## lc4_core
module lc4_core
   (input  wire        clk,
    input  wire        rst,
    output wire [15:0] o_cur_pc,
    input  wire [15:0] i_cur_insn,
    output wire [15:0] o_dmem_addr,
    input  wire [15:0] i_cur_dmem_data,
    output wire        o_dmem_we,
    output wire [15:0] o_dmem_towrite,
    output wire [1:0]  test_stall,
    output wire [15:0] test_cur_pc,
    output wire [15:0] test_cur_insn,
    output wire        test_regfile_we,
    output wire [2:0]  test_regfile_wsel,
    output wire [15:0] test_regfile_data,
    output wire        test_nzp_we,
    output wire [2:0]  test_nzp_new_bits,
    output wire        test_dmem_we,
    output wire [15:0] test_dmem_addr,
    output wire [15:0] test_dmem_data
    );
   wire [7:0] led_unused;
   lc4_processor proc (.clk(clk), .rst(rst), .gwe(1'b1),
                       .o_cur_pc(o_cur_pc), .i_cur_insn(i_cur_insn),
                       .o_dmem_addr(o_dmem_addr), .i_cur_dmem_data(i_cur_dmem_data),
                       .o_dmem_we(o_dmem_we), .o_dmem_towrite(o_dmem_towrite),
                       .test_stall(test_stall), .test_cur_pc(test_cur_pc),
                       .test_cur_insn(test_cur_insn), .test_regfile_we(test_regfile_we),
                       .test_regfile_wsel(test_regfile_wsel), .test_regfile_data(test_regfile_data),
                       .test_nzp_we(test_nzp_we), .test_nzp_new_bits(test_nzp_new_bits),
                       .test_dmem_we(test_dmem_we), .test_dmem_addr(test_dmem_addr),
                       .test_dmem_data(test_dmem_data),
                       .switch_data(8'd0), .led_data(led_unused));
endmodule
export LEC_CHECK = 0
export ABC_AREA = 1
export CAP_MARGIN = 20
export CORE_MARGIN = 2
export CORE_UTILIZATION = 68
export CTS_CLUSTER_SIZE = 42
export GPL_ROUTABILITY_DRIVEN = 1
export GPL_TIMING_DRIVEN = 1
export MAX_ROUTING_LAYER = met4
export PLACE_DENSITY = 0.6
export SLEW_MARGIN = 20
export TNS_END_PERCENT = 5
create_clock -name core_clock -period 31.4 [get_ports {clk}]
run.sh (not shown) runs the stock make flow with config.mk's settings and CLKGATE_MAP_FILE=.
The first run did not get past global routing.
Then changed:
- CORE_UTILIZATION: 68 -> 57
- CTS_CLUSTER_SIZE: 42 -> 98
- MAX_ROUTING_LAYER: met4 -> default
- PLACE_DENSITY: 0.6 -> 0.54
- SETUP_SLACK_MARGIN: default -> 5.0
- clock period: 31.4 -> 34.6 ns (I/O delays scaled with it)
Now the flow passed the timing, DRC and antenna checks; area after synthesis is unchanged; die size grows by 19%; synthesized cell count stays the same.
Then changed:
- CORE_UTILIZATION: 57 -> 64
- MAX_ROUTING_LAYER: default -> met4
- PLACE_DENSITY: 0.54 -> 0.47
- SETUP_SLACK_MARGIN: 5.0 -> default
- clock period: 34.6 -> 31.4 ns (I/O delays scaled with it)
With this change the flow ran to the end with violations: negative setup slack.
Maximum frequency went down by 4.6%.
Worst setup slack gets worse by 4.8 ns.
Sequential cell count stays the same.
Then changed:
- CORE_UTILIZATION: 64 -> 70
- PLACE_DENSITY: 0.47 -> 0.35
- SETUP_SLACK_MARGIN: default -> 5.0
- TNS_END_PERCENT: 5 -> default
- clock period: 31.4 -> 31.1 ns (I/O delays scaled with it)
What happened: The changed run never finished: it broke off in global routing on GRT-0116; synthesized area stays the same; synthesized cell count is unchanged; die area fell by 8.4%.
Then changed:
- ABC_AREA: 1 -> default
- CORE_UTILIZATION: 70 -> 58
- CTS_CLUSTER_SIZE: 98 -> default
- GPL_ROUTABILITY_DRIVEN: 1 -> default
- GPL_TIMING_DRIVEN: 1 -> default
- MAX_ROUTING_LAYER: met4 -> default
- PLACE_DENSITY: 0.35 -> default
- clock period: 31.1 -> 31.8 ns (I/O delays scaled with it)
The changed run completed and failed the layout checks on negative setup slack.
Area after synthesis grows by a little under a tenth.
Synthesized cell count shrinks by a few percent.
Die size grows by a quarter to a third.
Then changed:
- ABC_AREA: default -> 1
- CTS_CLUSTER_DIAMETER: default -> 266
- SETUP_SLACK_MARGIN: 5.0 -> 4.94
- clock period: 31.8 -> 21.7 ns (I/O delays scaled with it)
Result: The new run ran to the end with violations: negative setup slack. Synthesized cell count went up by about 2.3%. Clock-buffer cell count came out lower by 1. Area after synthesis drops by about 7%.

* * *

lc4_core again, from the RTL that the note above started with.
Settings: LEC_CHECK=0, ABC_AREA=1, CAP_MARGIN=20, CELL_PAD_IN_SITES_DETAIL_PLACEMENT=1, CELL_PAD_IN_SITES_GLOBAL_PLACEMENT=3, CORE_MARGIN=8, CORE_UTILIZATION=45, CTS_CLUSTER_DIAMETER=57, GPL_ROUTABILITY_DRIVEN=0, GPL_TIMING_DRIVEN=0, MAX_ROUTING_LAYER=met4, MIN_ROUTING_LAYER=met2, SETUP_SLACK_MARGIN=5.0, SLEW_MARGIN=20, TNS_END_PERCENT=90; clock period 57.2 ns.
The baseline stopped in global placement without I/O (3_1_place_gp_skip_io) on GPL-0301.
Change:
==> flow/config.mk (replaced) <==
export PLATFORM = sky130hd
export DESIGN_NAME = lc4_core
export DESIGN_NICKNAME = lc4_core
export VERILOG_FILES = /design/flow/design.v
export SDC_FILE = /design/flow/constraint.sdc
export NUM_CORES = 4
export LEC_CHECK = 0
export CAP_MARGIN = 20
export CORE_MARGIN = 2
export CORE_UTILIZATION = 65
export MAX_ROUTING_LAYER = met4
export SLEW_MARGIN = 20
==> flow/constraint.sdc (replaced) <==
create_clock -name core_clock -period 26.9 [get_ports {clk}]
set_input_delay 5.3800 -clock core_clock [delete_from_list [all_inputs] [get_ports {clk}]]
set_output_delay 5.3800 -clock core_clock [all_outputs]
set_load 0.01 [all_outputs]
Result: This time the run never finished: it broke off in global routing (5_1_grt) with GRT-0232; die area goes down by a quarter to a third; synthesized cell count goes down by a few percent; area after synthesis goes up by a little under a tenth.
Change:
--- a/flow/config.mk
+++ b/flow/config.mk
@@ -8,5 +8,6 @@
 export CAP_MARGIN = 20
 export CORE_MARGIN = 2
-export CORE_UTILIZATION = 65
+export CORE_UTILIZATION = 66
 export MAX_ROUTING_LAYER = met4
 export SLEW_MARGIN = 20
+export TNS_END_PERCENT = 5
=>
- The changed run stopped in global routing (5_1_grt)
- synthesized area stays the same
- synthesized cell count does not change
- die area decreases by 1.5%
Change:
--- a/flow/config.mk
+++ b/flow/config.mk
@@ -8,6 +8,6 @@
 export CAP_MARGIN = 20
 export CORE_MARGIN = 2
-export CORE_UTILIZATION = 66
+export CORE_UTILIZATION = 67
+export CTS_CLUSTER_SIZE = 35
 export MAX_ROUTING_LAYER = met4
 export SLEW_MARGIN = 20
-export TNS_END_PERCENT = 5
The new run stopped in global routing (5_1_grt).
Die area is lower by 1.5%.
Synthesized area does not change.
Synthesized cell count stays the same.
Change:
--- a/flow/config.mk
+++ b/flow/config.mk
@@ -8,6 +8,4 @@
 export CAP_MARGIN = 20
 export CORE_MARGIN = 2
-export CORE_UTILIZATION = 67
-export CTS_CLUSTER_SIZE = 35
-export MAX_ROUTING_LAYER = met4
+export CORE_UTILIZATION = 58
 export SLEW_MARGIN = 20
==> flow/constraint.sdc (replaced) <==
create_clock -name core_clock -period 21.7 [get_ports {clk}]
set_input_delay 4.3400 -clock core_clock [delete_from_list [all_inputs] [get_ports {clk}]]
set_output_delay 4.3400 -clock core_clock [all_outputs]
set_load 0.01 [all_outputs]
After rerunning:
- The changed run died in global routing (5_1_grt)
- area after synthesis does not change
- die area is higher by 15%
- synthesized cell count stays the same

* * *

== job 9338 ==
Starting RTL as in the previous note.
Settings: LEC_CHECK=0, ABC_AREA=1, CAP_MARGIN=20, CORE_MARGIN=2, CORE_UTILIZATION=57, CTS_CLUSTER_SIZE=98, GPL_ROUTABILITY_DRIVEN=1, GPL_TIMING_DRIVEN=1, HOLD_SLACK_MARGIN=0.28, PLACE_DENSITY=0.47, SETUP_SLACK_MARGIN=-0.98, SLEW_MARGIN=20; clock period 21.7 ns.
Complete run, failing final checks: job 9338, reason setup timing.
What job 7385 does differently from job 9338 at the input level:
Settings: ABC_AREA no longer set, was 1; SETUP_SLACK_MARGIN no longer set, was -0.98; GPL_ROUTABILITY_DRIVEN no longer set, was 1; CORE_UTILIZATION now 40, was 57; HOLD_SLACK_MARGIN no longer set, was 0.28; GPL_TIMING_DRIVEN no longer set, was 1; CTS_CLUSTER_SIZE no longer set, was 98; PLACE_DENSITY no longer set, was 0.47; the clock period (ns, I/O delays scaled along) now 40.0, was 21.7.
==> results <==
Between job 7385 and job 9338, critical path depth is lower for job 7385, job 9338 comes in above that.
Job 9338 completed end to end; final checks failed (setup timing).
Job 7385 was carried through to the last stage, and its layout satisfied the timing, DRC and antenna checks.
proc.r2sel_reg_X.state[2]$_SDFF_PP0_ as the startpoint of the most critical setup path was reported by job 9338, and proc.wsel_reg_W.state[1]$_SDFF_PP0_ by job 7385.
From job 9338 to job 7385 the numbers moved as follows: vertical extent of the die up 24%; vias after detailed routing now smaller; global-route wire length before repair shows an increase of 15 mm.
Job 7385 vs job 9338, master of the slowest instance on the critical path: a31oi_1 vs a211oi_1
Here is what was changed in the inputs of job 6758 compared with job 7385.
Settings: TNS_END_PERCENT now 20, previously not set; GPL_TIMING_DRIVEN now 0, previously not set.
Job 6758 does worse than job 7385 on worst max-slew margin expressed relative to the limit.
Taking job 7385 as the reference, in job 6758 critical path data arrival time rose by 0.86 ns; count of placed standard cells including taps rose by 192.
In the tables for job 6758 and job 7385, non-clock buffer count reads lower with job 7385.
Re die height: no difference whatsoever between job 6758 and job 7385.
Comparing job 6758 against job 7385, there is no change at all in die footprint.
Job 6758: full flow OK, the timing, DRC and antenna checks passed
Summary of job 6758 over job 7385: total wire length went up by about 17%; worst setup timing slack at the placement stage went down by 11.63 ns.
#### Input delta (job 3561 over job 6758)
Settings: CELL_PAD_IN_SITES_GLOBAL_PLACEMENT: unset -> 2; CTS_CLUSTER_DIAMETER: unset -> 40; TNS_END_PERCENT: 20 -> unset; PLACE_DENSITY: unset -> 0.66; CORE_UTILIZATION: 40 -> 31.
Notes after the runs:
Having completed the whole flow, job 3561 delivered a layout that passed the timing, DRC and antenna checks. Job 6758 → job 3561: clock-buffer cell count now larger; global-route wire length before repair now larger.
